==> design.v <==
module SumModule(input [31:0] num1, num2, output signed [31:0] result);
    assign result = num1 + num2;
endmodule
module Mux2to1(input sel, input [31:0] a, b, output[31:0] out);
	assign out = (sel == 0) ? a : b;
endmodule
module Mux3to1(input [1:0] sel, input[31:0] a, b, c, output [31:0] out);
	assign out= (sel == 2'b00) ? a:
		    (sel == 2'b01) ? b:
		    (sel == 2'b10) ? c:
			{32{1'b0}};
endmodule
module Mux4to1(input [1:0] sel, input[31:0] a, b, c, d, output [31:0] out);
	assign out= (sel == 2'b00) ? a:
		    (sel == 2'b01) ? b:
		    (sel == 2'b10) ? c:
		    (sel == 2'b11) ? d:
			{32{1'b0}};
endmodule
module DFlipFlop(input clk, en, sclr, d, output reg q);
    always @(posedge clk) begin
        if (sclr)
            q <= 1'b0;
        else if (en)
            q <= d;
    end
endmodule
module Register #(parameter N = 32) (
    input clk, en, sclr,
    input [N-1:0] d,
    output reg [N-1:0] q
);
    always @(posedge clk) begin
        if (sclr)
            q <= {N{1'b0}};
        else if (en)
            q <= d;
    end
endmodule
module RegisterFile(input clk, we, input [4:0] A1, A2, A3, input[31:0] WD3, output[31:0] RD1, RD2);
	reg[31:0] regFile [1:31];
	assign RD1 = (A1 == 5'd0) ? 32'b0 : (we && A3 == A1) ? WD3 : regFile[A1];
	assign RD2 = (A2 == 5'd0) ? 32'b0 : (we && A3 == A2) ? WD3 : regFile[A2];
	always@(posedge clk)begin 
		if(we == 1 && A3 != 5'b0)
			regFile[A3] <= WD3;
	end
endmodule
module ArithmeticLogicUnit (input signed [31:0] operandA, operandB, input [2:0] controlSignal, output reg [31:0] result, output zeroFlag);
    always @(operandA, operandB, controlSignal) begin
        case (controlSignal)
            3'b000:  result = operandA + operandB;
            3'b001:  result = operandA - operandB;
            3'b010:  result = operandA & operandB;
            3'b011:  result = operandA | operandB;
            3'b100:  result = operandA ^ operandB;
            3'b101:  result = operandA < operandB ? 1'b1 : 1'b0;
            3'b110:  result = $unsigned(operandA) < $unsigned(operandB) ? 1'b1 : 1'b0;
            default: result = {32{1'b0}};
        endcase
    end
    assign zeroFlag = ~|result;
endmodule
module ImmediateExtend(input [2:0] immSelect, input [31:7] instructionPart, output reg [31:0] extendedImmediate);
    always @(immSelect, instructionPart) begin 
        case(immSelect)
            3'b000: extendedImmediate = {{20{instructionPart[31]}}, instructionPart[31:20]};
            3'b001: extendedImmediate = {{20{instructionPart[31]}}, instructionPart[31:25], instructionPart[11:7]};
            3'b010: extendedImmediate = {{12{instructionPart[31]}}, instructionPart[31], instructionPart[19:12], instructionPart[20], instructionPart[30:21], 1'b0};
            3'b011: extendedImmediate = {{19{instructionPart[31]}}, instructionPart[31], instructionPart[7], instructionPart[30:25], instructionPart[11:8], 1'b0};
            3'b100: extendedImmediate = {instructionPart[31:12], {12{1'b0}}};
            default: extendedImmediate = {32{1'b0}};
        endcase
    end
endmodule
module ControlUnit(input [2:0] function3, input [6:0] function7, opcode, output reg memWrite, aluSrc, regWrite, jump, branch, jalr, output reg [1:0] resultSrc, output reg [2:0] aluControl, immSrc);
    wire [9:0] functionn;
    assign functionn = {function7, function3};
    always @(function3, function7, opcode) begin
        {memWrite, aluSrc, regWrite, jump, branch, jalr, resultSrc, aluControl, immSrc} = 14'b00000000000000;
        case (opcode)
            7'b0110011: begin
                regWrite = 1'b1;
                case (functionn)
                    10'b0000000000: aluControl = 3'b000;
                    10'b0100000000: aluControl = 3'b001;
                    10'b0000000111: aluControl = 3'b010;
                    10'b0000000110: aluControl = 3'b011;
                    10'b0000000010: aluControl = 3'b101;
                    10'b0000000011: aluControl = 3'b110;
                endcase
            end
            7'b0000011: {regWrite, resultSrc, aluSrc} = 4'b1011;
            7'b0010011: begin
                {aluSrc, regWrite} = 2'b11;
                case (function3)
                    3'b100: aluControl = 3'b100;
                    3'b110: aluControl = 3'b011;
                    3'b010: aluControl = 3'b101;
                    3'b011: aluControl = 3'b110;
                endcase
            end
            7'b1100111: {jalr, aluSrc, resultSrc, regWrite} = 5'b11101;
            7'b0100011: {immSrc, aluSrc, memWrite} = 5'b00111;
            7'b1101111: {resultSrc, immSrc, regWrite, jump} = 7'b1001011;
            7'b1100011: begin
                {branch, immSrc} = 4'b1011;
                case (function3)
                    3'b000: aluControl = 3'b001;
                    3'b001: aluControl = 3'b001;
                    3'b100: aluControl = 3'b101;
                    3'b101: aluControl = 3'b101;
                endcase
            end
            7'b0110111: {resultSrc, immSrc, regWrite} = 6'b111001;
        endcase
    end
endmodule
module ControlDecoder(input jalrFlag, jumpFlag, branchFlag, zeroFlag, aluResultFlag, input [2:0] funcCode, output [1:0] pcSource);
    assign pcSource = (jalrFlag) ? 2'b10 :
        ((jumpFlag) ||
        (branchFlag && funcCode == 3'b000 && zeroFlag) ||  
        (branchFlag && funcCode == 3'b001 && ~zeroFlag) ||  
        (branchFlag && funcCode == 3'b100 && aluResultFlag) ||  
        (branchFlag && funcCode == 3'b101 && ~aluResultFlag)) ? 2'b01 :  
        2'b00;
endmodule
module HazardUnit(
    input RegWriteM, RegWriteW,
    input [1:0] ResultSrcE, PCSrcE, ResultSrcM, ResultSrcW,
    input [4:0] Rs1D, Rs2D, Rs1E, Rs2E, RdE, RdM, RdW,
    output StallF, StallD, FlushD, FlushE,
    output [1:0] ForwardAE, ForwardBE
);
    wire loadStall;
    assign ForwardAE = ((Rs1E == RdM && RegWriteM) && Rs1E != 0) ? 2'b10 :
                      (((Rs1E == RdW && RegWriteW) && Rs1E != 0) || (Rs1E == RdW && ResultSrcW == 2'b11 && Rs1E != 0)) ? 2'b01 :
                      (Rs1E == RdM && ResultSrcM == 2'b11 && Rs1E != 0) ? 2'b11 :
                      2'b00;
    assign ForwardBE = ((Rs2E == RdM && RegWriteM) && Rs2E != 0) ? 2'b10 :
                      (((Rs2E == RdW && RegWriteW) && Rs2E != 0) || (Rs2E == RdW && ResultSrcW == 2'b11 && Rs2E != 0)) ? 2'b01 :
                      (Rs2E == RdM && ResultSrcM == 2'b11 && Rs2E != 0) ? 2'b11 :
                      2'b00;
    assign loadStall = ((Rs1D == RdE) || (Rs2D == RdE)) && ResultSrcE == 2'b01;
    assign StallF = loadStall;
    assign StallD = loadStall;
    assign FlushE = loadStall || (PCSrcE == 2'b01) || (PCSrcE == 2'b10);
    assign FlushD = (PCSrcE == 2'b01) || (PCSrcE == 2'b10);
endmodule
module IF_ID_Regs(
    input clk, sclr, en, 
    input [31:0] InstrF, PCF, PCPlus4F, 
    output [31:0] InstrD, PCD, PCPlus4D
);
    Register R1(clk, en, sclr, InstrF, InstrD);
    Register R2(clk, en, sclr, PCF, PCD);
    Register R3(clk, en, sclr, PCPlus4F, PCPlus4D);
endmodule
module ID_EX_Regs(
    input clk, sclr, RegWriteD, MemWriteD, ALUSrcD, JumpD, BranchD, JalrD, 
    input [1:0] ResultSrcD, 
    input [2:0] ALUControlD, func3D, 
    input [4:0] Rs1D, Rs2D, RdD, 
    input [31:0] PCD, ExtImmD, PCPlus4D, RD1D, RD2D, 
    output RegWriteE, MemWriteE, ALUSrcE, JumpE, BranchE, JalrE, 
    output [1:0] ResultSrcE, 
    output [2:0] ALUControlE, func3E, 
    output [4:0] Rs1E, Rs2E, RdE, 
    output [31:0] PCE, ExtImmE, PCPlus4E, RD1E, RD2E
);
    DFlipFlop D1(clk, 1'b1, sclr, RegWriteD, RegWriteE);
    DFlipFlop D2(clk, 1'b1, sclr, MemWriteD, MemWriteE);
    DFlipFlop D3(clk, 1'b1, sclr, JumpD, JumpE);
    DFlipFlop D4(clk, 1'b1, sclr, ALUSrcD, ALUSrcE);
    DFlipFlop D5(clk, 1'b1, sclr, BranchD, BranchE);
    DFlipFlop D6(clk, 1'b1, sclr, JalrD, JalrE);
    Register #(2) R4 (clk, 1'b1, sclr, ResultSrcD, ResultSrcE);
    Register #(3) R5 (clk, 1'b1, sclr, ALUControlD, ALUControlE);
    Register #(3) R6 (clk, 1'b1, sclr, func3D, func3E);
    Register #(5) R7 (clk, 1'b1, sclr, Rs1D, Rs1E);
    Register #(5) R8 (clk, 1'b1, sclr, Rs2D, Rs2E);
    Register #(5) R9 (clk, 1'b1, sclr, RdD, RdE);
    Register R10 (clk, 1'b1, sclr, PCD, PCE);
    Register R11(clk, 1'b1, sclr, ExtImmD, ExtImmE);
    Register R12(clk, 1'b1, sclr, PCPlus4D, PCPlus4E);
    Register R13(clk, 1'b1, sclr, RD1D, RD1E);
    Register R14(clk, 1'b1, sclr, RD2D, RD2E);
endmodule
module EX_Mem_Regs(
    input clk, rst, RegWriteE, MemWriteE, 
    input [1:0] ResultSrcE, 
    input [4:0] RdE, 
    input [31:0] ALUResultE, WriteDataE, ExtImmE, PCPlus4E, 
    output RegWriteM, MemWriteM, 
    output [1:0] ResultSrcM, 
    output [4:0] RdM, 
    output [31:0] ALUResultM, WriteDataM, ExtImmM, PCPlus4M
);
    DFlipFlop D7(clk, 1'b1, rst, RegWriteE, RegWriteM);
    DFlipFlop D8(clk, 1'b1, rst, MemWriteE, MemWriteM);
    Register #(2) R15 (clk, 1'b1, rst, ResultSrcE, ResultSrcM);
    Register #(5) R16 (clk, 1'b1, rst, RdE, RdM);
    Register R17 (clk, 1'b1, 1'b0, ALUResultE, ALUResultM);
    Register R18 (clk, 1'b1, 1'b0, WriteDataE, WriteDataM);
    Register R19 (clk, 1'b1, 1'b0, ExtImmE, ExtImmM);
    Register R20 (clk, 1'b1, 1'b0, PCPlus4E, PCPlus4M);
endmodule
module Mem_WB_Regs(
    input clk, rst, RegWriteM, 
    input [1:0] ResultSrcM, 
    input [4:0] RdM, 
    input [31:0] ALUResultM, ReadDataM, ExtImmM, PCPlus4M, 
    output RegWriteW, 
    output [1:0] ResultSrcW, 
    output [4:0] RdW, 
    output [31:0] ALUResultW, ReadDataW, ExtImmW, PCPlus4W
);
    DFlipFlop D9(clk, 1'b1, rst, RegWriteM, RegWriteW);
    Register #(2) R21 (clk, 1'b1, rst, ResultSrcM, ResultSrcW);
    Register #(5) R22 (clk, 1'b1, rst, RdM, RdW);
    Register R23 (clk, 1'b1, 1'b0, ALUResultM, ALUResultW);
    Register R24 (clk, 1'b1, 1'b0, ReadDataM, ReadDataW);
    Register R25 (clk, 1'b1, 1'b0, ExtImmM, ExtImmW);
    Register R26 (clk, 1'b1, 1'b0, PCPlus4M, PCPlus4W);
endmodule
module DataPath (
    input clk, rst, MemWriteD, ALUSrcD, RegWriteD, JumpD, BranchD, JalrD, StallF, StallD, FlushD, FlushE, 
    input [1:0] ResultSrcD, ForwardAE, ForwardBE, PCSrcE, 
    input [2:0] ALUControlD, ImmSrcD, 
    output BranchE, JumpE, JalrE, ZeroE, ALUResult0, RegWriteM, RegWriteW, 
    output [1:0] ResultSrcE,  
    output [2:0] func3D, func3E, 
    output [6:0] func7, op, 
    output [4:0] Rs1D, Rs2D, Rs1E, Rs2E, RdE, RdM, RdW, 
    output [1:0] ResultSrcM, ResultSrcW,
    output [31:0] imem_addr, input [31:0] imem_rdata,
    output [31:0] dmem_addr, output [31:0] dmem_wdata, output dmem_we, input [31:0] dmem_rdata
);
    wire [31:0] PCPlus4F, PCTargetE, ALUResultE, PCF_, PCF, InstrF, InstrD, ResultW, RD1D, RD2D, ExtImmD, SrcAE, ALUResultM, RD1E, RD2E,
        WriteDataE, ExtImmE, SrcBE, PCE, WriteDataM, ReadDataM, ALUResultW, ReadDataW, PCPlus4W, ExtImmW, PCD, PCPlus4D, PCPlus4E, ExtImmM, PCPlus4M;
    wire [4:0] RdD;
    wire [2:0] ALUControlE;
    wire [31:0] ResultM;
    wire MemWriteM, RegWriteE, MemWriteE, ALUSrcE;
    assign ALUResult0 = ALUResultE[0];
    assign Rs1D = InstrD[19:15];
    assign Rs2D = InstrD[24:20];
    assign RdD = InstrD[11:7];
    assign func3D = InstrD[14:12];
    assign func7 = InstrD[31:25];
    assign op = InstrD[6:0];
    Mux3to1 PCMux(PCSrcE, PCPlus4F, PCTargetE, ALUResultE, PCF_);
    Register PCReg(clk, ~StallF, rst, PCF_, PCF);
    assign imem_addr = PCF;
    assign InstrF = imem_rdata;
    SumModule PCAdd4(PCF, 4, PCPlus4F);
    IF_ID_Regs IF_ID_Reg(clk, FlushD | rst, ~StallD, InstrF, PCF, PCPlus4F, InstrD, PCD, PCPlus4D);
    RegisterFile RegFile(clk, RegWriteW, InstrD[19:15], InstrD[24:20], RdW, ResultW, RD1D, RD2D);
    ImmediateExtend Extend(ImmSrcD, InstrD[31:7], ExtImmD);
    ID_EX_Regs ID_EX_Reg(clk, FlushE | rst, RegWriteD, MemWriteD, ALUSrcD, JumpD, BranchD, JalrD, ResultSrcD, ALUControlD, 
        func3D, Rs1D, Rs2D, RdD, PCD, ExtImmD, PCPlus4D, RD1D, RD2D, RegWriteE, MemWriteE, ALUSrcE, JumpE, BranchE, JalrE, 
        ResultSrcE, ALUControlE, func3E, Rs1E, Rs2E, RdE, PCE, ExtImmE, PCPlus4E, RD1E, RD2E);
    Mux4to1 ForwardAMux(ForwardAE, RD1E, ResultW, ResultM, ExtImmE, SrcAE);
    Mux4to1 ForwardBMux(ForwardBE, RD2E, ResultW, ResultM, ExtImmE, WriteDataE);
    Mux2to1 ALUSrcBMux(ALUSrcE, WriteDataE, ExtImmE, SrcBE);
    SumModule PCImmAdd(PCE, ExtImmE, PCTargetE);
    ArithmeticLogicUnit ALU(SrcAE, SrcBE, ALUControlE, ALUResultE, ZeroE);
    EX_Mem_Regs EX_Mem_Reg(clk, rst, RegWriteE, MemWriteE, ResultSrcE, RdE, ALUResultE, WriteDataE, ExtImmE, 
        PCPlus4E, RegWriteM, MemWriteM, ResultSrcM, RdM, ALUResultM, WriteDataM, ExtImmM, PCPlus4M);
    assign dmem_addr = ALUResultM;
    assign dmem_wdata = WriteDataM;
    assign dmem_we = MemWriteM;
    assign ReadDataM = dmem_rdata;
    assign ResultM = ResultSrcM[1] ? (ResultSrcM[0] ? ExtImmM : PCPlus4M) : ALUResultM;
    Mem_WB_Regs Mem_WB_Reg(clk, rst, RegWriteM, ResultSrcM, RdM, ALUResultM, ReadDataM, ExtImmM, PCPlus4M, 
        RegWriteW, ResultSrcW, RdW, ALUResultW, ReadDataW, ExtImmW, PCPlus4W);
    Mux4to1 ResultSrcMux(ResultSrcW, ALUResultW, ReadDataW, PCPlus4W, ExtImmW, ResultW);
endmodule
module TopLevelPipe(input clk, rst,
	output [31:0] imem_addr, input [31:0] imem_rdata,
	output [31:0] dmem_addr, output [31:0] dmem_wdata, output dmem_we, input [31:0] dmem_rdata);
	wire MemWriteD, ALUSrcD, RegWriteD, JumpD, BranchD, JalrD, RegWriteM, RegWriteW, JalrE, JumpE, BranchE, ZeroE, ALUResult0, StallF, StallD, FlushD, FlushE;
	wire[1:0] ResultSrcD, ResultSrcE, PCSrcE, ForwardAE, ForwardBE, ResultSrcM, ResultSrcW;
	wire[2:0] func3D, func3E, ALUControlD, ImmSrcD;
	wire[4:0] Rs1D, Rs2D, Rs1E, Rs2E, RdE, RdM, RdW;
	wire[6:0] func7, op;
	ControlUnit	CTRL(func3D, func7, op, MemWriteD, ALUSrcD, RegWriteD, JumpD, BranchD, JalrD, ResultSrcD, ALUControlD, ImmSrcD);
	HazardUnit	HU(RegWriteM, RegWriteW, ResultSrcE, PCSrcE, ResultSrcM, ResultSrcW, Rs1D, Rs2D, Rs1E, Rs2E, RdE, RdM, RdW, StallF, StallD, FlushD, FlushE, ForwardAE, ForwardBE);
	ControlDecoder		DC(JalrE, JumpE, BranchE, ZeroE, ALUResult0, func3E, PCSrcE);
	DataPath	DP(clk, rst, MemWriteD, ALUSrcD, RegWriteD, JumpD, BranchD, JalrD, StallF, StallD, FlushD, FlushE, 
		ResultSrcD, ForwardAE, ForwardBE, PCSrcE, ALUControlD, ImmSrcD, BranchE, JumpE, JalrE, ZeroE, ALUResult0, RegWriteM, RegWriteW, 
		ResultSrcE, func3D, func3E, func7, op, Rs1D, Rs2D, Rs1E, Rs2E, RdE, RdM, RdW, ResultSrcM, ResultSrcW,
		imem_addr, imem_rdata, dmem_addr, dmem_wdata, dmem_we, dmem_rdata);
endmodule
==> run.sh <==
#!/bin/bash
# the make line also repeats each setting of config.mk as NAME=value (left out here)
make -C /OpenROAD-flow-scripts/flow DESIGN_CONFIG=/design/flow/config.mk WORK_HOME=/design/flow/orfs CLKGATE_MAP_FILE= finish
==> config.mk <==
export PLATFORM = sky130hd
export DESIGN_NAME = TopLevelPipe
export DESIGN_NICKNAME = TopLevelPipe
export VERILOG_FILES = /design/flow/design.v
export SDC_FILE = /design/flow/constraint.sdc
export NUM_CORES = 4
export LEC_CHECK = 0
export CAP_MARGIN = 20
export CORE_MARGIN = 2
export CORE_UTILIZATION = 42
export CTS_CLUSTER_DIAMETER = 189
export PLACE_DENSITY_LB_ADDON = 0.22
export SLEW_MARGIN = 40
==> constraint.sdc <==
create_clock -name core_clock -period 11.2 [get_ports {clk}]
set_input_delay 2.2400 -clock core_clock [delete_from_list [all_inputs] [get_ports {clk}]]
set_output_delay 2.2400 -clock core_clock [all_outputs]
set_load 0.01 [all_outputs]
==> results.toml, run 1 <==
# physical design summary
[run_status]
status = "finished clean"

[final_timing]
setup_violations = 0
period_needed_ps = 9118
timing.slew.headroom_pct = 36.20
holdWs_ps = 323.9
slew_viol_final = 0
tns_ps = 0
max_freq_mhz = 109.7
rsz0062_at_grt = "no"
worst_pin_slew_ps = 955.7
final_hold_viol_count = 0
fin_skew_ps = 30.93
fin_crit_sh_pct = 81.41

[floorplanning]
rows = 154
fp_util_pct = 42.28
dieArea_sq_um = 180700
core_sq_um = 176100
fp.dieW_microns = 425.1
io_pins = 163
dieHeight_microns = 425.1

[power]
pwr_density_cell_nw_per_um2 = 168.6
power_frac_clock_pct = 40.0
p_sw_share_pct = 26.89
switchingPower_uw = 3838
p_leak_uw = 0.02893
p_comb_uw = 1840
clock_power_uw = 5710
maxPowerGroup = "registers"
p_comb_share_pct = 12.9
seqPwrFrac_pct = 47.1
p_int_uw = 10430
powerSeq_uw = 6720
ir_drop_uv = 136.9

[worst_setup_path]
worst_setup_path_start_kind = "flip-flop"
reg2reg_to = "DP.ID_EX_Reg.R5.q[6]"
worstPathArrival_ps = 9850
crit_path_cell_trace = "a21oi_1 -> or4_2 -> and2_1 -> nand2_1 -> buf_4 -> o22ai_1 -> a21oi_1 -> mux2_2 -> ha_1 -> fa_1 -> and2b_1 -> o221ai_1 -> o32ai_2 -> o2111ai_4 -> a41oi_1 -> o211ai_1 -> o211ai_1 -> and4b_1 -> nor4b_4 -> a21boi_2 -> nor3_4 -> buf_4 -> nand2_4 -> nor4_1"
critPathMaxFanout = 58
rr_worst_depth = 24
critical_path_class = "flip-flop to flip-flop"
cp.depth = 24
critPathMaxStageDelay_ps = 930
cp_slowest_cell = "or4_2"
crit_end = "DP.ID_EX_Reg.R5.q[6]"
timing.critical_path.buf_inv = 2
startpoint = "DP.Mem_WB_Reg.R21.q[1]"
path_delay_family = "simple AND/OR/NAND/NOR gates"
endpoint_kind = "flip-flop"
r2r-start = "DP.Mem_WB_Reg.R21.q[1]"
crit_required_ps = 11930
rrSetupSlack_ps = 2080

[yosys]
fp_nets = 5528
synth_chip_area_sq_um = 74470
simple_gate_share_pct = 7.517
synthCells = 5314
async_reset_ff_share_pct = 0
netlist_top_cells_area = "edfxtp_1, mux4_2, dfxtp_1"
ys.flops = 1582
yosys_warnings = 9
mux_share_pct = 21.33
yosysUniqueCellTypes = 107
synthAoiAreaFrac_pct = 8.900
xor_area_share_pct = 1.282
syn_area_per_cell_sq_um = 14.01
synthTopCellsByCount = "edfxtp_1, mux4_2, dfxtp_1, nor2_1, a21oi_1"
syn_area_sq_um = 74470
topCombFamilyByArea = "multiplexers"
ff_type = "edfxtp_1"
synth.most_common_cell = "edfxtp_1"
yosysCellCount = 5314
yosysTopAreaCell = "edfxtp_1"
synth-edff-count = 992
synth_seq_share_pct = 55.86
yosysTopAreaCellShare_pct = 40.00
synth-adder-area-share_pct = 2.517

[global_route]
grt_pass1_vias = 48250
grtUsageTotal_pct = 28.65
overflow = 0
antenna_found_initial = 9
grt_max_degree = 114
grt_pass1_wl_microns = 366900

[clock_network]
tritoncts = "built"
path_clk_slew_ps = 60
clock_path_buffers = 3
cts_buffers = 170
cts_setup_buffers = 0
cts_sinks = 1582
cts_resized = 0
postCtsHoldBufs = 0
cts-root-buf = "clkbuf_16"
cts-htree-levels = 4
clk-insertion-delay-late_ps = 840

[detailed_routing]
drc_errors = 0
ant_nets = 0
first_iter_violations = 6136
vias = 49580
drt-total-wl_microns = 261300
wl_per_cell_microns = 33.13
via_per_inst = 6.287
drtPass1Iterations = 6

[worst_hold_path]
min_from = "DP.ID_EX_Reg.R12.q[21]"
hold_depth = 0
hold_end = "DP.EX_Mem_Reg.R20.q[21]"
hold_class = "flip-flop to flip-flop"

[final_layout]
nFillCells = 15200
fin_util_pct = 48.05
syn_to_final_growth_pct = 13.65
nNetsFinal = 5603

[run]
warnings = 114
drv_cap = 0

[placement]
hpwl_microns = 168900
port_buffers = 162
gp_congestion = 0.9750
-- routing by layer --
metal	part of all wire (%)	up-vias	track usage [%]
li1	-	20860	-
met1	41	25760	39.69
met2	46	2466	44.27
met3	8.5	500	5.095
met4	5.0	0	12.67
met5	0	-	0
-- cell type report --
type	instances	area [sq um]	area share, %
Antenna cell	9	22.52	0.02661
Clock buffer	225	4662	5.509
Clock inverter	95	955.9	1.130
Tap cell	2340	2928	3.460
Sequential cell	1582	41650	49.22
Inverter	114	427.9	0.5056
Timing Repair Buffer	276	2725	3.220
Multi-Input combinational cell	3245	31260	36.93
-- through the flow --
stage / worst slack (ps) / instances / instance area (sq um) / total power, uW
2_1_floorplan: 4676 / 5314 / 74470 / 7816
3_3_place_gp: 2262 / 7547 / 78670 / 8644
3_5_place_dp: 2307 / 7553 / 78860 / 8651
4_1_cts: 2266 / 7873 / 84480 / 14300
5_1_grt: 1744 / 7879 / 84610 / 14670
6_report: 2082 / 7886 / 84630 / 14270
==> run 2: changes to the inputs <==
- CAP_MARGIN: 20 -> 0
- CORE_UTILIZATION: 42 -> 70
- CTS_CLUSTER_DIAMETER: 189 -> not set
- CTS_CLUSTER_SIZE: not set -> 25
- PLACE_DENSITY_LB_ADDON: 0.22 -> not set
- SLEW_MARGIN: 40 -> 20
- clock period: 11.2 -> 6.35 ns (I/O delays scaled with it)
==> run 2 against run 1 <==
Synthesized area is the same. Synthesized cell count is the same. Die area shrank 40%. The run now fails in global routing (5_1_grt).
==> results.toml, run 2 <==
# implementation run metrics
[yosys]
syn_area_per_cell_sq_um = 14.01
async_reset_ff_share_pct = 0
fp_nets = 5528
yosysCellCount = 5314
topCombFamilyByArea = "multiplexers"
synth-adder-area-share_pct = 2.517
synth_chip_area_sq_um = 74470
simple_gate_share_pct = 7.517
yosysTopAreaCellShare_pct = 40.00
xor_area_share_pct = 1.282
synthCells = 5314
yosysUniqueCellTypes = 107
synth.most_common_cell = "edfxtp_1"
syn_area_sq_um = 74470
ys.flops = 1582
netlist_top_cells_area = "edfxtp_1, mux4_2, dfxtp_1"
synthTopCellsByCount = "edfxtp_1, mux4_2, dfxtp_1, nor2_1, a21oi_1"
synth-edff-count = 992
synthAoiAreaFrac_pct = 8.900
ff_type = "edfxtp_1"
mux_share_pct = 21.33
synth_seq_share_pct = 55.86
yosys_warnings = 9
yosysTopAreaCell = "edfxtp_1"

[placement]
hpwl_microns = 174100
port_buffers = 162
dp.cells = 7111
place_worst_setup_slack_ps = -518.2
place_area_sq_um = 81600
gp_congestion = 1.036

[clock_network]
cts-htree-levels = 4
clock_path_buffers = 3
cts_buffers = 153
cts_sinks = 1582
cts-root-buf = "clkbuf_16"
postCtsHoldBufs = 0

[run_status]
stop_stage = "global routing (5_1_grt)"
status = "stopped before the end"

[floorplanning]
dieArea_sq_um = 109000
rows = 119
dieHeight_microns = 330.2
core_sq_um = 105400
io_pins = 163
fp_util_pct = 70.64
fp.dieW_microns = 330.2
-- run 2: repair_timing --
action                     CTS
pin swaps                   47
hold endpoints to repair     0
resized                    242
cloned                       4
setup buffers               25
setup endpoints to repair  317
-- run 2: stage by stage --
stage	hold WS [ps]	util, %
floorplan	309.6	-
global placement	312.2	77.41
detailed placement	315.4	77.41
CTS	310.3	83.77
==> run 3: changes to the inputs <==
- ABC_AREA: not set -> 0
- CAP_MARGIN: 0 -> 20
- CELL_PAD_IN_SITES_GLOBAL_PLACEMENT: not set -> 1
- CORE_ASPECT_RATIO: not set -> 1.05
- CORE_MARGIN: 2 -> 4
- CORE_UTILIZATION: 70 -> 58
- CTS_CLUSTER_DIAMETER: not set -> 260
- CTS_CLUSTER_SIZE: 25 -> 12
- GPL_TIMING_DRIVEN: not set -> 0
- PLACE_DENSITY: not set -> 0.89
- SETUP_SLACK_MARGIN: not set -> 0.72
- SLEW_MARGIN: 20 -> 35
- clock period: 6.35 -> 6.75 ns (I/O delays scaled with it)
==> run 3 against run 2 <==
Synthesized cell count stayed put. Die area increased by 23%. The layout now fails its checks (setup timing). Synthesized area stayed put.
==> results.toml, run 3 <==
# physical design summary
[floorplanning]
fp_util_pct = 58.52
core_sq_um = 127300
io_pins = 163
dieHeight_microns = 375.2
fp.dieW_microns = 357.7
dieArea_sq_um = 134200
rows = 134

[final_timing]
period_needed_ps = 6852
max_freq_mhz = 146.0
slew_viol_final = 0
timing.slew.headroom_pct = 24.42
setup_violations = 91
tns_ps = -4975
fin_crit_sh_pct = 101.5
rsz0062_at_grt = "yes"
final_hold_viol_count = 0
worst_slack_ps = -101.6
holdWs_ps = 326.1
worst_pin_slew_ps = 1134
fin_skew_ps = 63.56

[run]
warnings = 112
drv_cap = 0

[placement]
place_area_sq_um = 80330
gp_congestion = 1.006
hpwl_microns = 203500
port_buffers = 162

[clock_network]
clock_path_buffers = 3
cts-htree-levels = 4
path_clk_slew_ps = 70
postCtsHoldBufs = 0
cts_buffers = 149
cts-root-buf = "clkbuf_16"
tritoncts = "built"
clk-insertion-delay-late_ps = 870
cts_sinks = 1582

[detailed_routing]
highest_layer = "met5"
drc_errors = 0
wl_per_cell_microns = 44.54
first_iter_violations = 11850
met3_wirelength_microns = 61760
ant_nets = 0
drt-total-wl_microns = 342800
drtPass1Iterations = 9
wl_met2_microns = 142200
via_per_inst = 7.807
drt-met1-wl_microns = 101200
vias = 60090

[yosys]
synthAoiAreaFrac_pct = 8.900
ff_type = "edfxtp_1"
yosys_warnings = 9
synthTopCellsByCount = "edfxtp_1, mux4_2, dfxtp_1, nor2_1, a21oi_1"
xor_area_share_pct = 1.282
mux_share_pct = 21.33
fp_nets = 5528
ys.flops = 1582
syn_area_sq_um = 74470
synth.most_common_cell = "edfxtp_1"
yosysUniqueCellTypes = 107
synthCells = 5314
topCombFamilyByArea = "multiplexers"
syn_area_per_cell_sq_um = 14.01
yosysCellCount = 5314
yosysTopAreaCellShare_pct = 40.00
async_reset_ff_share_pct = 0
synth_chip_area_sq_um = 74470
netlist_top_cells_area = "edfxtp_1, mux4_2, dfxtp_1"
synth-adder-area-share_pct = 2.517
yosysTopAreaCell = "edfxtp_1"
synth-edff-count = 992
synth_seq_share_pct = 55.86
simple_gate_share_pct = 7.517

[worst_hold_path]
hold_end = "DP.EX_Mem_Reg.R20.q[7]"
min_from = "DP.ID_EX_Reg.R12.q[7]"
hold_class = "flip-flop to flip-flop"
hold_depth = 0

[worst_setup_path]
cp.depth = 24
critical_path_class = "flip-flop to flip-flop"
rrSetupSlack_ps = -100
reg2reg_to = "DP.ID_EX_Reg.R13.q[25]"
crit_required_ps = 7500
crit_end = "DP.ID_EX_Reg.R13.q[25]"
path_delay_family = "AND-OR/OR-AND gates"
rr_worst_depth = 24
cp_slowest_cell = "dfxtp_1"
critPathMaxStageDelay_ps = 500
critPathMaxFanout = 10
startpoint = "DP.EX_Mem_Reg.R15.q[1]"
worst_setup_path_start_kind = "flip-flop"
endpoint_kind = "flip-flop"
worstPathArrival_ps = 7600
r2r-start = "DP.EX_Mem_Reg.R15.q[1]"
crit_path_cell_trace = "clkbuf_1 -> clkbuf_2 -> o21ai_0 -> o21ai_0 -> o22ai_2 -> ha_4 -> fa_2 -> and2b_2 -> o221ai_4 -> and2_4 -> o41ai_4 -> o21ai_1 -> a211o_2 -> a2111o_1 -> nor4_4 -> and4_4 -> buf_12 -> a21boi_4 -> nor3_4 -> buf_6 -> buf_6 -> o211ai_4 -> buf_8 -> a211oi_2"
timing.critical_path.buf_inv = 6

[global_route]
overflow = 0
grt_max_degree = 36
grt_pass1_wl_microns = 461300
grt_pass1_vias = 56620
antenna_found_initial = 64
grtUsageTotal_pct = 50.49

[power]
power_frac_clock_pct = 34.1
p_leak_uw = 0.03127
ir_drop_uv = 295.9
p_comb_uw = 4240
powerSeq_uw = 11300
clock_power_uw = 8030
power_uw = 23570
p_sw_share_pct = 30.65
switchingPower_uw = 7224
pwr_density_cell_nw_per_um2 = 261.3
p_comb_share_pct = 18.0
seqPwrFrac_pct = 47.9
p_int_uw = 16350
maxPowerGroup = "registers"

[run_status]
status = "failed layout checks"
violations = "setup timing"

[final_layout]
nNetsFinal = 6122
syn_to_final_growth_pct = 21.13
fin_area_sq_um = 90200
nFillCells = 8122
==> run 3: stage by stage <==
stage               utilization [%]  worst slack [ps]  cells
floorplan                         -             730.0   5314
global placement              61.48             -3304   7176
detailed placement            63.13             -2654   7242
CTS                           69.36             51.82   7575
global route                  70.80            -109.6   7658
finish                        70.88            -101.6   7697
==> run 3: final cells by class <==
type / count / area (sq um) / share of cell area [%]
sequential: 1582 / 41610 / 46.13
multi-input combinational: 3276 / 34310 / 38.04
timing repair buffer: 412 / 5087 / 5.640
clock buffer: 173 / 3861 / 4.281
buffer: 373 / 2396 / 2.656
tap: 1700 / 2127 / 2.358
inverter: 114 / 437.9 / 0.4855
clock inverter: 12 / 230.2 / 0.2552
antenna: 55 / 137.6 / 0.1526
==> run 3: routing by layer <==
metal  vias up  track usage, %
li1      22060               -
met3      2234           28.15
met2      6801           71.61
met4        47           37.58
met5         -           3.127
met1     28950           56.57
==> run 3: repair_timing <==
action                                  4_1_cts  5_1_grt
pin swaps                                    62       60
endpoints found under the hold margin         0        0
cloned                                       39        7
gates resized                               478      310
endpoints found under the setup margin      343      317
setup buffers                               109       56
==> run 4: changes to the inputs <==
- ABC_AREA: 0 -> 1
- CELL_PAD_IN_SITES_GLOBAL_PLACEMENT: 1 -> not set
- CORE_ASPECT_RATIO: 1.05 -> not set
- CORE_MARGIN: 4 -> 2
- CORE_UTILIZATION: 58 -> 72
- CTS_CLUSTER_DIAMETER: 260 -> 206
- CTS_CLUSTER_SIZE: 12 -> not set
- GPL_TIMING_DRIVEN: 0 -> not set
- PLACE_DENSITY: 0.89 -> 0.35
- SETUP_SLACK_MARGIN: 0.72 -> not set
- SLEW_MARGIN: 35 -> 20
- clock period: 6.75 -> 5.38 ns (I/O delays scaled with it)
==> run 4 against run 3 <==
Synthesized cell count rose by 71%. Die area down 18%. The run now fails in global routing (5_1_grt). Synthesized area increased by 4.5%.
==> results.toml, run 4 <==
# implementation run metrics
[run_status]
status = "stopped before the end"
stop_stage = "global routing (5_1_grt)"

[yosys]
yosysTopAreaCell = "edfxtp_1"
yosysUniqueCellTypes = 54
synthCells = 9111
synth-edff-count = 992
netlist_top_cells_area = "edfxtp_1, dfxtp_1, o21ai_0"
synth_seq_share_pct = 53.48
ys.flops = 1582
ff_type = "edfxtp_1"
syn_area_sq_um = 77790
fp_nets = 9325
mux_share_pct = 0
simple_gate_share_pct = 16.23
async_reset_ff_share_pct = 0
yosys_warnings = 9
xor_area_share_pct = 0.9007
synth-adder-area-share_pct = 2.409
synthTopCellsByCount = "nand2_1, o21ai_0, inv_1, edfxtp_1, nor2_1"
synth_chip_area_sq_um = 77790
synth.most_common_cell = "nand2_1"
synthAoiAreaFrac_pct = 18.75
syn_area_per_cell_sq_um = 8.538
topCombFamilyByArea = "AND-OR/OR-AND gates"
yosysTopAreaCellShare_pct = 38.29
yosysCellCount = 9111

[floorplanning]
dieHeight_microns = 332.7
dieArea_sq_um = 110700
core_sq_um = 107100
rows = 120
io_pins = 163
fp.dieW_microns = 332.7
fp_util_pct = 72.67

[placement]
place_area_sq_um = 85670
hpwl_microns = 200300
gp_congestion = 1.086
port_buffers = 162

[clock_network]
cts_buffers = 153
clock_path_buffers = 3
cts-root-buf = "clkbuf_16"
cts_sinks = 1582
postCtsHoldBufs = 0
cts-htree-levels = 4
[run 4: metrics by stage]
stage | std cells | worst slack (ps) | hold slack, ps | setup TNS (ps) | total power (uW)
after floorplan | 9111 | 266.2 | 309.6 | 0 | 16360
after global placement | 10890 | -880.0 | 310.2 | -227450 | 18940
after detailed placement | 10890 | -1024 | 312.1 | -258750 | 19100
after CTS | 11240 | -209.6 | 322.0 | -32990 | 30190
[run 4: what timing repair did]
action / CTS
setup endpoints to repair: 317
pin swaps: 88
buffers inserted: 68
cloned: 5
resized: 389
==> run 5: changes to the inputs <==
- ABC_AREA: 1 -> not set
- CELL_PAD_IN_SITES_DETAIL_PLACEMENT: not set -> 2
- CORE_ASPECT_RATIO: not set -> 1.04
- CORE_MARGIN: 2 -> 10
- CORE_UTILIZATION: 72 -> 40
- CTS_CLUSTER_DIAMETER: 206 -> 146
- GPL_ROUTABILITY_DRIVEN: not set -> 0
- GPL_TIMING_DRIVEN: not set -> 1
- PLACE_DENSITY: 0.35 -> not set
- TNS_END_PERCENT: not set -> 80
- clock period: 5.38 -> 10.0 ns (I/O delays scaled with it)
==> run 5 against run 4 <==
The layout now fails its checks (setup timing). Synthesized area is 4.3% lower. Die area is 84% higher. Synthesized cell count is 42% lower.
==> results.toml, run 5 <==
# physical design summary
[power]
pwr_density_cell_nw_per_um2 = 196.6
p_comb_uw = 2300
seqPwrFrac_pct = 45.6
maxPowerGroup = "registers"
power_uw = 16630
p_leak_uw = 0.02881
clock_power_uw = 6740
p_comb_share_pct = 13.8
power_frac_clock_pct = 40.6
p_int_uw = 11750
ir_drop_uv = 212.4
switchingPower_uw = 4876
p_sw_share_pct = 29.33
powerSeq_uw = 7580

[worst_hold_path]
hold_depth = 0
hold_end = "DP.EX_Mem_Reg.R20.q[5]"
min_from = "DP.ID_EX_Reg.R12.q[5]"
hold_class = "flip-flop to flip-flop"

[yosys]
fp_nets = 5528
synth_chip_area_sq_um = 74470
mux_share_pct = 21.33
topCombFamilyByArea = "multiplexers"
synth_seq_share_pct = 55.86
yosysCellCount = 5314
netlist_top_cells_area = "edfxtp_1, mux4_2, dfxtp_1"
synthTopCellsByCount = "edfxtp_1, mux4_2, dfxtp_1, nor2_1, a21oi_1"
yosysTopAreaCell = "edfxtp_1"
async_reset_ff_share_pct = 0
synth-adder-area-share_pct = 2.517
synth-edff-count = 992
yosys_warnings = 9
syn_area_sq_um = 74470
ff_type = "edfxtp_1"
syn_area_per_cell_sq_um = 14.01
yosysUniqueCellTypes = 107
simple_gate_share_pct = 7.517
synth.most_common_cell = "edfxtp_1"
yosysTopAreaCellShare_pct = 40.00
synthAoiAreaFrac_pct = 8.900
synthCells = 5314
ys.flops = 1582
xor_area_share_pct = 1.282

[worst_setup_path]
r2r-start = "DP.Mem_WB_Reg.R22.q[4]"
worst_setup_path_start_kind = "flip-flop"
endpoint_kind = "flip-flop"
reg2reg_to = "DP.ID_EX_Reg.R13.q[12]"
cp_slowest_cell = "or4_2"
worstPathArrival_ps = 10810
critPathMaxStageDelay_ps = 850
startpoint = "DP.Mem_WB_Reg.R22.q[4]"
rrSetupSlack_ps = -110
critical_path_class = "flip-flop to flip-flop"
rr_worst_depth = 26
critPathMaxFanout = 42
cp.depth = 26
path_delay_family = "AND-OR/OR-AND gates"
path_common_cell = "buf_4"
crit_required_ps = 10690
timing.critical_path.buf_inv = 4
crit_end = "DP.ID_EX_Reg.R13.q[12]"

[detailed_routing]
drc_errors = 0
drt-met1-wl_microns = 116000
highest_layer = "met5"
drtPass1Iterations = 12
via_per_inst = 7.202
wl_met2_microns = 161400
drt-total-wl_microns = 351100
first_iter_violations = 8791
wl_per_cell_microns = 43.91
ant_nets = 0
vias = 57580
met3_wirelength_microns = 39480

[clock_network]
tritoncts = "built"
cts_buffers = 163
postCtsHoldBufs = 0
clk-insertion-delay-late_ps = 890
path_clk_slew_ps = 70
cts-root-buf = "clkbuf_16"
cts_sinks = 1582
clock_path_buffers = 3
cts-htree-levels = 4

[final_timing]
fin_crit_sh_pct = 101.1
max_freq_mhz = 98.88
setup_violations = 22
worst_slack_ps = -113.6
rsz0062_at_grt = "no"
tns_ps = -882.4
final_hold_viol_count = 0
timing.slew.headroom_pct = 11.89
worst_pin_slew_ps = 1316
fin_skew_ps = 44.74
slew_viol_final = 0
period_needed_ps = 10110

[floorplanning]
rows = 161
dieArea_sq_um = 203800
dieHeight_microns = 460.0
core_sq_um = 185100
fp_util_pct = 40.22
fp.dieW_microns = 443.1
io_pins = 163

[global_route]
antenna_found_initial = 37
grt_max_degree = 133
grt_pass1_vias = 61700
grt_pass1_wl_microns = 487900
overflow = 0
grtUsageTotal_pct = 32.92

[run_status]
violations = "setup timing"
status = "failed layout checks"

[run]
warnings = 116
drv_cap = 0

[final_layout]
nNetsFinal = 5592
fin_util_pct = 45.68
nFillCells = 17350
fin_area_sq_um = 84570
syn_to_final_growth_pct = 13.58

[placement]
port_buffers = 162
hpwl_microns = 194600
place_area_sq_um = 78830
## run 5: per-layer routing
metal | GRT usage, % | vias up
li1 | - | 20840
met1 | 36.89 | 29650
met2 | 52.58 | 5056
met3 | 9.937 | 2011
met4 | 25.47 | 22
met5 | 0.4900 | -
## run 5: repair_timing
item                                    4_1_cts  5_1_grt
endpoints found under the setup margin        0      182
buffers inserted                              0        3
gates resized                                 0        1
## run 5: layout make-up
| type | count | area, sq um | share of cell area (%) |
|---|---|---|---|
| multi-input combinational | 3245 | 31230 | 36.92 |
| clock buffer | 208 | 4482 | 5.299 |
| timing repair buffer | 272 | 2535 | 2.997 |
| inverter | 114 | 427.9 | 0.5060 |
| clock inverter | 93 | 1111 | 1.314 |
| tap | 2445 | 3059 | 3.617 |
| sequential | 1582 | 41640 | 49.24 |
| antenna | 36 | 90.09 | 0.1065 |
## run 5: per-stage QoR
step | hold WS (ps) | worst slack (ps) | instances
finish | 336.9 | -113.6 | 7995
global route | 337.1 | 26.62 | 7970
CTS | 337.8 | 214.2 | 7955
detailed placement | 318.5 | 886.1 | 7654
global placement | 314.7 | 1371 | 7654
floorplan | 309.6 | 3476 | 5314
==> run 6: changes to the inputs <==
- ABC_AREA: not set -> 1
- CELL_PAD_IN_SITES_DETAIL_PLACEMENT: 2 -> not set
- CELL_PAD_IN_SITES_GLOBAL_PLACEMENT: not set -> 1
- CORE_ASPECT_RATIO: 1.04 -> 1.05
- CORE_MARGIN: 10 -> 2
- CORE_UTILIZATION: 40 -> 58
- CTS_CLUSTER_DIAMETER: 146 -> 260
- CTS_CLUSTER_SIZE: not set -> 12
- GPL_ROUTABILITY_DRIVEN: 0 -> not set
- GPL_TIMING_DRIVEN: 1 -> not set
- PLACE_DENSITY: not set -> 0.89
- SETUP_SLACK_MARGIN: not set -> 0.68
- TNS_END_PERCENT: 80 -> not set
- clock period: 10.0 -> 9.01 ns (I/O delays scaled with it)
==> run 6 against run 5 <==
The run now finishes clean. Clock-buffer cell count shrank 8. Highest routed layer unchanged. Combinational power grew 12%. Worst hold slack lost 23 ps. Register-to-register slack gained 1300 ps. Sequential power grew 9.2%.
==> results.toml, run 6 <==
# physical design summary
[floorplanning]
dieArea_sq_um = 137100
dieHeight_microns = 379.3
fp.dieW_microns = 361.4
rows = 137
io_pins = 163
core_sq_um = 133000
fp_util_pct = 58.48

[worst_setup_path]
critical_path_class = "flip-flop to flip-flop"
r2r-start = "DP.Mem_WB_Reg.R22.q[3]"
worst_setup_path_start_kind = "flip-flop"
path_delay_family = "simple AND/OR/NAND/NOR gates"
cp_slowest_cell = "fa_1"
rrSetupSlack_ps = 1170
startpoint = "DP.Mem_WB_Reg.R22.q[3]"
cp.depth = 36
crit_end = "DP.ID_EX_Reg.R14.q[20]"
crit_required_ps = 9720
critPathMaxFanout = 33
rr_worst_depth = 36
timing.critical_path.buf_inv = 8
endpoint_kind = "flip-flop"
worstPathArrival_ps = 8550
critPathMaxStageDelay_ps = 470
reg2reg_to = "DP.ID_EX_Reg.R14.q[20]"

[clock_network]
cts-root-buf = "clkbuf_16"
cts-htree-levels = 4
cts_sinks = 1582
clock_path_buffers = 3
tritoncts = "built"
clk-insertion-delay-late_ps = 820
cts_buffers = 149
path_clk_slew_ps = 60

[final_timing]
slew_viol_final = 0
timing.slew.headroom_pct = 25.03
worst_pin_slew_ps = 1113
fin_crit_sh_pct = 87.03
final_hold_viol_count = 0
setup_violations = 0
period_needed_ps = 7841
rsz0062_at_grt = "no"
max_freq_mhz = 127.5
tns_ps = 0
fin_skew_ps = 48.01

[global_route]
grt_pass1_vias = 63790
grt_pass1_wl_microns = 421100
antenna_found_initial = 17
grt_max_degree = 219
overflow = 0
grtUsageTotal_pct = 42.03

[worst_hold_path]
hold_class = "flip-flop to flip-flop"
hold_depth = 0
hold_end = "DP.EX_Mem_Reg.R20.q[29]"
min_from = "DP.ID_EX_Reg.R12.q[29]"

[yosys]
simple_gate_share_pct = 16.23
synth-adder-area-share_pct = 2.409
syn_area_per_cell_sq_um = 8.538
ys.flops = 1582
topCombFamilyByArea = "AND-OR/OR-AND gates"
yosysTopAreaCellShare_pct = 38.29
yosysTopAreaCell = "edfxtp_1"
fp_nets = 9325
syn_area_sq_um = 77790
synthTopCellsByCount = "nand2_1, o21ai_0, inv_1, edfxtp_1, nor2_1"
yosysCellCount = 9111
ff_type = "edfxtp_1"
xor_area_share_pct = 0.9007
synth.most_common_cell = "nand2_1"
netlist_top_cells_area = "edfxtp_1, dfxtp_1, o21ai_0"
synth_seq_share_pct = 53.48
synthCells = 9111
async_reset_ff_share_pct = 0
synth-edff-count = 992
yosys_warnings = 9
mux_share_pct = 0
synth_chip_area_sq_um = 77790
synthAoiAreaFrac_pct = 18.75
yosysUniqueCellTypes = 54

[power]
p_int_uw = 11840
switchingPower_uw = 4811
p_comb_uw = 2570
maxPowerGroup = "registers"
power_frac_clock_pct = 34.8
ir_drop_uv = 202.6
clock_power_uw = 5800
powerSeq_uw = 8280
p_comb_share_pct = 15.4
seqPwrFrac_pct = 49.7
p_leak_uw = 0.03261
pwr_density_cell_nw_per_um2 = 195.4
p_sw_share_pct = 28.89

[run_status]
status = "finished clean"

[placement]
hpwl_microns = 187600
port_buffers = 162
gp_congestion = 1.080

[detailed_routing]
first_iter_violations = 10470
vias = 68940
via_per_inst = 6.372
ant_nets = 0
drtPass1Iterations = 9
drt-total-wl_microns = 295600
drc_errors = 0
wl_per_cell_microns = 27.32

[run]
warnings = 132
drv_cap = 0

[final_layout]
fin_util_pct = 64.08
nFillCells = 11130
syn_to_final_growth_pct = 9.577
nNetsFinal = 9222
[run 6: repair_timing]
action	in CTS	in global routing
setup endpoints to repair	0	19
gates resized	0	1
setup buffers	0	0
hold buffers	0	0
[run 6: through the flow]
step	instance area (sq um)	hold slack, ps	power (uW)	std cells	setup slack (ps)
2_1_floorplan	77790	309.6	9767	9111	3896
3_3_place_gp	81030	311.2	10890	10590	1298
3_5_place_dp	81030	312.1	10910	10590	1246
4_1_cts	85210	310.6	16570	10810	1204
5_1_grt	85210	317.0	17090	10810	700.4
6_report	85240	314.2	16650	10820	1169
[run 6: per-layer routing]
metal	track usage [%]	vias to the layer above	part of all wire (%)
met1	55.13	32640	38
met2	63.02	4530	43
met3	9.526	937	12
met5	0	-	0.031
met4	27.11	14	7.1
li1	-	30820	-
[run 6: layout make-up]
| cell class | instances | area, sq um | share of cell area [%] |
|---|---|---|---|
| timing repair buffer | 346 | 3103 | 3.640 |
| clock buffer | 200 | 3963 | 4.649 |
| antenna | 13 | 32.53 | 0.03816 |
| clock inverter | 13 | 220.2 | 0.2583 |
| inverter | 1074 | 4048 | 4.748 |
| multi-input combinational | 5855 | 30060 | 35.27 |
| tap | 1737 | 2173 | 2.550 |
| sequential | 1582 | 41640 | 48.85 |
==> run 7: changes to the inputs <==
- ABC_AREA: 1 -> not set
- CELL_PAD_IN_SITES_GLOBAL_PLACEMENT: 1 -> not set
- CORE_ASPECT_RATIO: 1.05 -> not set
- CORE_UTILIZATION: 58 -> 32
- CTS_CLUSTER_DIAMETER: 260 -> not set
- CTS_CLUSTER_SIZE: 12 -> not set
- PLACE_DENSITY: 0.89 -> not set
- SETUP_SLACK_MARGIN: 0.68 -> not set
- clock period: 9.01 -> 9.32 ns (I/O delays scaled with it)
==> run 7 against run 6 <==
Combinational power down 15%. Total power up 1.9%. Register-to-register slack got worse by 650 ps. Setup slack got worse by 650 ps. Utilization decreased by 27 points. Sequential power fell by 2.5%. Maximum frequency decreased by 11%. Global-route usage shrank 21 points. Critical path depth is 11 lower.
==> results.toml, run 7 <==
# physical design summary
[run_status]
status = "finished clean"

[placement]
hpwl_microns = 165200
port_buffers = 162
gp_congestion = 1.002

[worst_setup_path]
crit_end = "DP.ID_EX_Reg.R13.q[11]"
worst_setup_path_start_kind = "flip-flop"
timing.critical_path.buf_inv = 2
startpoint = "DP.EX_Mem_Reg.R16.q[4]"
crit_required_ps = 10050
critPathMaxFanout = 23
cp.depth = 25
endpoint_kind = "flip-flop"
r2r-start = "DP.EX_Mem_Reg.R16.q[4]"
critical_path_class = "flip-flop to flip-flop"
path_delay_family = "simple AND/OR/NAND/NOR gates"
worstPathArrival_ps = 9530
rr_worst_depth = 25
critPathMaxStageDelay_ps = 690
reg2reg_to = "DP.ID_EX_Reg.R13.q[11]"
rrSetupSlack_ps = 520
cp_slowest_cell = "nor4_1"

[power]
switchingPower_uw = 4548
pwr_density_cell_nw_per_um2 = 199.0
p_int_uw = 12430
p_sw_share_pct = 26.79
power_frac_clock_pct = 39.6
p_leak_uw = 0.02888
p_comb_share_pct = 12.9
ir_drop_uv = 215.5
powerSeq_uw = 8070
seqPwrFrac_pct = 47.5
clock_power_uw = 6720
maxPowerGroup = "registers"
p_comb_uw = 2190

[yosys]
xor_area_share_pct = 1.282
synth_chip_area_sq_um = 74470
yosysCellCount = 5314
async_reset_ff_share_pct = 0
synth-adder-area-share_pct = 2.517
ys.flops = 1582
synthTopCellsByCount = "edfxtp_1, mux4_2, dfxtp_1, nor2_1, a21oi_1"
synth.most_common_cell = "edfxtp_1"
synthCells = 5314
yosysTopAreaCellShare_pct = 40.00
ff_type = "edfxtp_1"
yosys_warnings = 9
topCombFamilyByArea = "multiplexers"
yosysUniqueCellTypes = 107
synthAoiAreaFrac_pct = 8.900
syn_area_per_cell_sq_um = 14.01
synth-edff-count = 992
netlist_top_cells_area = "edfxtp_1, mux4_2, dfxtp_1"
mux_share_pct = 21.33
syn_area_sq_um = 74470
simple_gate_share_pct = 7.517
yosysTopAreaCell = "edfxtp_1"
fp_nets = 5528
synth_seq_share_pct = 55.86

[clock_network]
cts_setup_buffers = 0
cts_resized = 0
tritoncts = "built"
clock_path_buffers = 3
path_clk_slew_ps = 60
cts_buffers = 166
cts_sinks = 1582
cts-root-buf = "clkbuf_16"
clk-insertion-delay-late_ps = 840
cts-htree-levels = 4
postCtsHoldBufs = 0

[final_timing]
max_freq_mhz = 113.6
fin_crit_sh_pct = 94.44
holdWs_ps = 326.7
rsz0062_at_grt = "no"
timing.slew.headroom_pct = 19.98
setup_violations = 0
period_needed_ps = 8801
slew_viol_final = 0
fin_skew_ps = 49.35
tns_ps = 0
worst_pin_slew_ps = 1170
final_hold_viol_count = 0

[floorplanning]
core_sq_um = 232100
fp.dieW_microns = 486.4
dieHeight_microns = 486.4
dieArea_sq_um = 236600
rows = 177
io_pins = 163
fp_util_pct = 32.08

[global_route]
grt_pass1_vias = 49090
overflow = 0
grt_max_degree = 132
grt_pass1_wl_microns = 363300
antenna_found_initial = 13
grtUsageTotal_pct = 21.31

[final_layout]
nNetsFinal = 5621
syn_to_final_growth_pct = 14.54

[detailed_routing]
wl_per_cell_microns = 29.97
drtPass1Iterations = 8
first_iter_violations = 6016
vias = 49460
ant_nets = 0
drt-total-wl_microns = 257500
via_per_inst = 5.756
drc_errors = 0

[worst_hold_path]
hold_depth = 0
hold_end = "DP.EX_Mem_Reg.R20.q[31]"
min_from = "DP.ID_EX_Reg.R12.q[31]"
hold_class = "flip-flop to flip-flop"

[run]
drv_cap = 0
warnings = 114
## run 7: per-stage QoR
stage          utilization [%]  worst slack [ps]  cells  area (sq um)  total power [uW]
2_1_floorplan                -              2796   5314         74470              9393
3_3_place_gp             34.37             755.1   8281         79780             10340
3_5_place_dp             34.37             681.2   8281         79780             10360
4_1_cts                  36.73             702.4   8584         85250             17020
5_1_grt                  36.74             272.6   8588         85280             17440
6_report                 36.75             518.5   8592         85290             16970
## run 7: final cells by class
type                            count  area [sq um]
Fill cell                       21830        146800
Sequential cell                  1582         41640
Multi-Input combinational cell   3245         31200
Clock buffer                      218          4593
Tap cell                         3043          3807
Timing Repair Buffer              298          2725
Clock inverter                     85         873.3
Inverter                          114         427.9
Antenna cell                        7         17.52
## run 7: layer usage
metal  vias to the layer above  routed length, microns  track usage, %
met2                      2399                  120200           34.20
met5                         -                      13               0
li1                      20880                       -               -
met3                       495                   20970           3.954
met1                     25680                  102700           27.79
met4                         2                   13670           10.23
==> run 8: changes to the inputs <==
- CORE_UTILIZATION: 32 -> 43
- CTS_CLUSTER_DIAMETER: not set -> 229
- MAX_ROUTING_LAYER: not set -> met4
- MIN_ROUTING_LAYER: not set -> met1
- PLACE_DENSITY_LB_ADDON: not set -> 0.22
- clock period: 9.32 -> 14.7 ns (I/O delays scaled with it)
==> run 8 against run 7 <==
Clock-buffer cell count grew 21. Synthesized cell count is the same. Routed wire length shrank 0.25%. Synthesized area is the same.
==> results.toml, run 8 <==
# physical design summary
[clock_network]
postCtsHoldBufs = 0
cts_resized = 0
cts_sinks = 1582
cts-htree-levels = 4
path_clk_slew_ps = 60
cts_setup_buffers = 0
clk-insertion-delay-late_ps = 840
cts-root-buf = "clkbuf_16"
cts_buffers = 170
clock_path_buffers = 3
tritoncts = "built"

[global_route]
grt_pass1_vias = 48170
antenna_found_initial = 9
grtUsageTotal_pct = 29.86
grtUsageMet3_pct = 4.172
grt_pass1_wl_microns = 361900
grt_busiest_layer = "met2"
grt_use_met1_pct = 40.08
overflow = 0
grt_max_degree = 89
met2_usage_pct = 45.75

[worst_setup_path]
rr_worst_depth = 24
reg2reg_to = "DP.PCReg.q[4]"
critical_path_class = "flip-flop to flip-flop"
cp_slowest_cell = "buf_4"
rrSetupSlack_ps = 4740
r2r-start = "DP.ID_EX_Reg.R8.q[2]"
path_common_cell = "buf_4"
startpoint = "DP.ID_EX_Reg.R8.q[2]"
critPathMaxFanout = 76
path_delay_family = "simple AND/OR/NAND/NOR gates"
crit_path_cell_trace = "or4_1 -> nor2_1 -> or4_2 -> buf_4 -> and2_1 -> nand2_1 -> buf_4 -> o22ai_1 -> a21oi_1 -> mux2_2 -> ha_1 -> a21oi_1 -> nand3b_1 -> nor4bb_1 -> o31a_1 -> a211oi_1 -> o32ai_2 -> nor4_1 -> and4_2 -> a21bo_4 -> nand4_1 -> buf_4 -> o22ai_1 -> a221o_1"
worst_setup_path_start_kind = "flip-flop"
critPathMaxStageDelay_ps = 830
endpoint_kind = "flip-flop"
cp.depth = 24
timing.critical_path.buf_inv = 3
worstPathArrival_ps = 10690
crit_end = "DP.PCReg.q[4]"
crit_required_ps = 15430

[final_layout]
fin_util_pct = 49.08
nNetsFinal = 5599
fin_area_sq_um = 84380
nFillCells = 14730
syn_to_final_growth_pct = 13.31

[floorplanning]
fp.dieW_microns = 420.1
fp_util_pct = 43.31
dieArea_sq_um = 176500
rows = 152
io_pins = 163
core_sq_um = 171900
dieHeight_microns = 420.1

[yosys]
yosysCellCount = 5314
fp_nets = 5528
simple_gate_share_pct = 7.517
synth.most_common_cell = "edfxtp_1"
topCombFamilyByArea = "multiplexers"
yosysUniqueCellTypes = 107
ff_type = "edfxtp_1"
syn_area_sq_um = 74470
async_reset_ff_share_pct = 0
synthAoiAreaFrac_pct = 8.900
yosysTopAreaCellShare_pct = 40.00
netlist_top_cells_area = "edfxtp_1, mux4_2, dfxtp_1"
synth-adder-area-share_pct = 2.517
xor_area_share_pct = 1.282
synth_seq_share_pct = 55.86
yosys_warnings = 9
yosysTopAreaCell = "edfxtp_1"
mux_share_pct = 21.33
synth-edff-count = 992
ys.flops = 1582
syn_area_per_cell_sq_um = 14.01
synthTopCellsByCount = "edfxtp_1, mux4_2, dfxtp_1, nor2_1, a21oi_1"
synthCells = 5314
synth_chip_area_sq_um = 74470

[final_timing]
setup_violations = 0
rsz0062_at_grt = "no"
slew_viol_final = 0
worst_pin_slew_ps = 1157
max_freq_mhz = 100.4
fin_crit_sh_pct = 67.75
worst_slack_ps = 4741
timing.slew.headroom_pct = 22.78
fin_skew_ps = 34.94
final_hold_viol_count = 0
period_needed_ps = 9959
tns_ps = 0

[detailed_routing]
vias = 49370
ant_nets = 0
drc_errors = 0
wl_per_cell_microns = 32.73
via_per_inst = 6.290
drt-total-wl_microns = 256900
first_iter_violations = 5701
drtPass1Iterations = 5

[power]
p_comb_uw = 1370
clock_power_uw = 4410
pwr_density_cell_nw_per_um2 = 129.2
seqPwrFrac_pct = 47.0
switchingPower_uw = 2885
p_leak_uw = 0.02885
power_frac_clock_pct = 40.5
p_int_uw = 8014
ir_drop_uv = 89.51
power_uw = 10900
powerSeq_uw = 5120
maxPowerGroup = "registers"
p_comb_share_pct = 12.5
p_sw_share_pct = 26.47

[run]
warnings = 108
drv_cap = 0

[placement]
hpwl_microns = 165800
port_buffers = 162
place_worst_setup_slack_ps = 5039
gp_congestion = 1.011
place_area_sq_um = 78630

[worst_hold_path]
hold_end = "DP.EX_Mem_Reg.R20.q[3]"
hold_depth = 0
hold_class = "flip-flop to flip-flop"
min_from = "DP.ID_EX_Reg.R12.q[3]"

[run_status]
status = "finished clean"
## run 8: final cells by class
type	count	area, sq um	share of cell area [%]
Antenna cell	7	17.52	0.02076
Clock buffer	239	4823	5.716
Clock inverter	80	895.9	1.062
Inverter	114	427.9	0.5071
Multi-Input combinational cell	3245	31220	37.00
Sequential cell	1582	41640	49.35
Tap cell	2310	2890	3.425
Timing Repair Buffer	272	2460	2.915
## run 8: metrics by stage
stage / std cells / hold slack, ps
5_1_grt: 7845 / 330.5
6_report: 7849 / 313.7
2_1_floorplan: 5314 / 309.6
4_1_cts: 7842 / 324.3
3_5_place_dp: 7523 / 312.1
3_3_place_gp: 7523 / 309.8
## run 8: routing by layer
metal | up-vias | share of wire [%]
met2 | 2282 | 47
li1 | 20870 | -
met3 | 467 | 7.4
met1 | 25750 | 41
met4 | 0 | 4.7
met5 | - | 0
==> run 9: changes to the inputs <==
- CAP_MARGIN: 20 -> 10
- CORE_UTILIZATION: 43 -> 71
- CTS_CLUSTER_DIAMETER: 229 -> 135
- CTS_CLUSTER_SIZE: not set -> 14
- MAX_ROUTING_LAYER: met4 -> not set
- MIN_ROUTING_LAYER: met1 -> not set
- PLACE_DENSITY_LB_ADDON: 0.22 -> not set
- SETUP_SLACK_MARGIN: not set -> 0.89
- clock period: 14.7 -> 6.38 ns (I/O delays scaled with it)
==> run 9 against run 8 <==
The flow now stops in global routing (5_1_grt). Die area fell by 39%. Synthesized area unchanged. Synthesized cell count unchanged.
==> results.toml, run 9 <==
# implementation run metrics
[floorplanning]
io_pins = 163
fp.dieW_microns = 327.9
dieHeight_microns = 327.9
rows = 118
dieArea_sq_um = 107500
fp_util_pct = 71.74
core_sq_um = 103800

[yosys]
netlist_top_cells_area = "edfxtp_1, mux4_2, dfxtp_1"
simple_gate_share_pct = 7.517
yosysCellCount = 5314
synthAoiAreaFrac_pct = 8.900
async_reset_ff_share_pct = 0
yosysTopAreaCell = "edfxtp_1"
synth-adder-area-share_pct = 2.517
yosysUniqueCellTypes = 107
fp_nets = 5528
yosysTopAreaCellShare_pct = 40.00
topCombFamilyByArea = "multiplexers"
yosys_warnings = 9
synth-edff-count = 992
synthTopCellsByCount = "edfxtp_1, mux4_2, dfxtp_1, nor2_1, a21oi_1"
synth.most_common_cell = "edfxtp_1"
xor_area_share_pct = 1.282
syn_area_sq_um = 74470
synth_seq_share_pct = 55.86
synthCells = 5314
syn_area_per_cell_sq_um = 14.01
ff_type = "edfxtp_1"
ys.flops = 1582
mux_share_pct = 21.33
synth_chip_area_sq_um = 74470

[global_route]
grtUsageTotal_pct = 80.06
overflow = 120

[clock_network]
cts_sinks = 1582
cts-htree-levels = 4
clock_path_buffers = 3
cts-root-buf = "clkbuf_16"
cts_buffers = 131
postCtsHoldBufs = 0

[placement]
dp.cells = 7046
hpwl_microns = 177700
place_area_sq_um = 81690
port_buffers = 162
gp_congestion = 1.051

[run_status]
status = "stopped before the end"
error_message = "[ERROR GRT-0232] Routing congestion too high. Check the congestion heatmap in the GUI."
stop_stage = "global routing (5_1_grt)"
-- run 9: timing repair --
item	in CTS
setup buffers	64
pin swaps	71
cloned	9
gates resized	237
endpoints found under the setup margin	330
-- run 9: through the flow --
stage	setup TNS [ps]	setup slack (ps)
2_1_floorplan	0	757.7
3_3_place_gp	-36630	-289.1
3_5_place_dp	-128730	-603.2
4_1_cts	-16060	-187.0
-- run 9: per-layer routing --
metal / GRT usage, % / GRT overflow
met1: 79.95 / 10
met2: 91.66 / 55
met3: 70.88 / 6
met4: 78.11 / 48
met5: 44.99 / 1
==> run 10: changes to the inputs <==
- CAP_MARGIN: 10 -> 20
- CTS_CLUSTER_DIAMETER: 135 -> 130
- SETUP_SLACK_MARGIN: 0.89 -> not set
- clock period: 6.38 -> 5.17 ns (I/O delays scaled with it)
==> run 10 against run 9 <==
The flow again stops in global routing (5_1_grt). Die area did not move. Synthesized area unchanged. Synthesized cell count unchanged.
==> results.toml, run 10 <==
# implementation run metrics
[yosys]
synthCells = 5314
synth-adder-area-share_pct = 2.517
synth.most_common_cell = "edfxtp_1"
mux_share_pct = 21.33
yosys_warnings = 9
synth_seq_share_pct = 55.86
yosysUniqueCellTypes = 107
simple_gate_share_pct = 7.517
topCombFamilyByArea = "multiplexers"
ys.flops = 1582
async_reset_ff_share_pct = 0
yosysTopAreaCellShare_pct = 40.00
xor_area_share_pct = 1.282
ff_type = "edfxtp_1"
synthTopCellsByCount = "edfxtp_1, mux4_2, dfxtp_1, nor2_1, a21oi_1"
syn_area_sq_um = 74470
syn_area_per_cell_sq_um = 14.01
yosysCellCount = 5314
fp_nets = 5528
netlist_top_cells_area = "edfxtp_1, mux4_2, dfxtp_1"
synth-edff-count = 992
synthAoiAreaFrac_pct = 8.900
synth_chip_area_sq_um = 74470
yosysTopAreaCell = "edfxtp_1"

[clock_network]
cts_sinks = 1582
clock_path_buffers = 3
cts-root-buf = "clkbuf_16"
postCtsHoldBufs = 0
cts_buffers = 130
cts-htree-levels = 4

[run_status]
error_message = "[ERROR GRT-0232] Routing congestion too high. Check the congestion heatmap in the GUI."
stop_stage = "global routing (5_1_grt)"
status = "stopped before the end"

[floorplanning]
dieHeight_microns = 327.9
core_sq_um = 103800
dieArea_sq_um = 107500
fp_util_pct = 71.74
rows = 118
io_pins = 163
fp.dieW_microns = 327.9

[placement]
port_buffers = 162
gp_congestion = 1.062
hpwl_microns = 185400
place_area_sq_um = 83540
dp.cells = 7251

[global_route]
grtUsageTotal_pct = 78.72
overflow = 12
==> run 10: timing repair <==
item | CTS
setup buffers | 44
resized | 175
gates cloned | 7
endpoints found under the setup margin | 338
pin swaps | 39
==> run 10: stage by stage <==
step | setup TNS [ps] | setup slack [ps]
after CTS | -406590 | -1410
after global placement | -453960 | -1587
after detailed placement | -508780 | -1859
after floorplan | -115480 | -452.3
==> run 10: layer usage <==
layer / global-route usage (%) / GRT overflow
met1: 79.09 / 1
met2: 91.08 / 6
met3: 68.07 / 1
met4: 76.26 / 4
met5: 44.76 / 0
Power figures rest on the tool's default switching activity, not on a simulated workload.
